Design mipse, start of the top module:
module mipse(
input clk, rst_n,
input [32-1:0] instr,
input [32-1:0] readdata,
output reg [32-1:0] pc, 
output [32-1:0] aluresult,
output [32-1:0] writedata,
output memwrite);
clock: 5.54 ns
lec_check: 0
cap_margin: 20
core_margin: 2
core_utilization: 61
cts_cluster_diameter: 356
hold_slack_margin: 0.3
place_density_lb_addon: 0.06
setup_slack_margin: 1.59
slew_margin: 20
run.sh (not shown) runs the stock make flow with config.mk's settings and CLKGATE_MAP_FILE=.
The baseline stopped in global routing (GRT-0232).
Next try:
- CORE_UTILIZATION: 61 -> 57
- CTS_CLUSTER_DIAMETER: 356 -> default
- CTS_CLUSTER_SIZE: default -> 54
- HOLD_SLACK_MARGIN: 0.3 -> 0.29
- PLACE_DENSITY_LB_ADDON: 0.06 -> 0.0
- SETUP_SLACK_MARGIN: 1.59 -> 1.57
- TNS_END_PERCENT: default -> 5
The changed run finished with negative setup slack left.
Die size rises by a few percent.
Synthesized area stays the same.
Synthesized cell count is unchanged.
Next try:
- CORE_UTILIZATION: 57 -> 68
- CTS_CLUSTER_SIZE: 54 -> 51
- HOLD_SLACK_MARGIN: 0.29 -> default
- MAX_ROUTING_LAYER: default -> met4
- PLACE_DENSITY_LB_ADDON: 0.0 -> default
- SETUP_SLACK_MARGIN: 1.57 -> default
- TNS_END_PERCENT: 5 -> default
- clock period: 5.54 -> 7.21 ns (I/O delays scaled with it)
This time the run ended with an error in global routing (GRT-0116); synthesized area stays the same; die area falls by 16%; synthesized cell count does not change.
Next try:
- CORE_UTILIZATION: 68 -> 70
- CTS_CLUSTER_SIZE: 51 -> 45
- MAX_ROUTING_LAYER: met4 -> default
- PLACE_DENSITY: default -> 0.65
- SETUP_SLACK_MARGIN: default -> -0.6
- clock period: 7.21 -> 6.1 ns (I/O delays scaled with it)
- With this change the flow never finished: it broke off in clock tree synthesis (DPL-0033)
- synthesized cell count stays the same
- synthesized area stays the same
- die size falls by 2.8%
Next try:
- ABC_AREA: default -> 1
- CORE_UTILIZATION: 70 -> 72
- CTS_CLUSTER_DIAMETER: default -> 242
- CTS_CLUSTER_SIZE: 45 -> 99
- PLACE_DENSITY: 0.65 -> 0.41
- SETUP_SLACK_MARGIN: -0.6 -> 2.33
- TNS_END_PERCENT: default -> 10
- clock period: 6.1 -> 8.02 ns (I/O delays scaled with it)
Effect: The new run did not get past global routing, error GRT-0232. Die size increases by 6.4%. Synthesized area increases by 9.5%. Synthesized cell count increases by 88%.

---

Starting RTL as in the previous note.
export LEC_CHECK = 0
export CAP_MARGIN = 20
export CORE_MARGIN = 2
export CORE_UTILIZATION = 72
export CTS_CLUSTER_DIAMETER = 242
export CTS_CLUSTER_SIZE = 99
export PLACE_DENSITY = 0.41
export SLEW_MARGIN = 20
export TNS_END_PERCENT = 10
create_clock -name core_clock -period 8.02 [get_ports {clk}]
The starting point never finished: it broke off in global routing (5_1_grt), error GRT-0232.
==> next run, changes <==
==> flow/config.mk (replaced) <==
export PLATFORM = sky130hd
export DESIGN_NAME = mipse
export DESIGN_NICKNAME = mipse
export VERILOG_FILES = /design/flow/design.v
export SDC_FILE = /design/flow/constraint.sdc
export NUM_CORES = 4
export LEC_CHECK = 0
export ABC_AREA = 0
export CAP_MARGIN = 25
export CELL_PAD_IN_SITES_DETAIL_PLACEMENT = 0
export CORE_ASPECT_RATIO = 0.71
export CORE_MARGIN = 2
export CORE_UTILIZATION = 57
export CTS_CLUSTER_DIAMETER = 360
export GPL_ROUTABILITY_DRIVEN = 1
export GPL_TIMING_DRIVEN = 1
export PLACE_DENSITY_LB_ADDON = 0.03
export SETUP_SLACK_MARGIN = -0.42
export SLEW_MARGIN = 35
export TNS_END_PERCENT = 5
==> flow/constraint.sdc (replaced) <==
create_clock -name core_clock -period 5.57 [get_ports {clk}]
set_input_delay 1.1140 -clock core_clock [delete_from_list [all_inputs] [get_ports {clk}]]
set_output_delay 1.1140 -clock core_clock [all_outputs]
set_load 0.01 [all_outputs]
Effect: The changed run finished with setup timing left. Die size goes up by 26%. Area after synthesis stays the same. Synthesized cell count does not change.
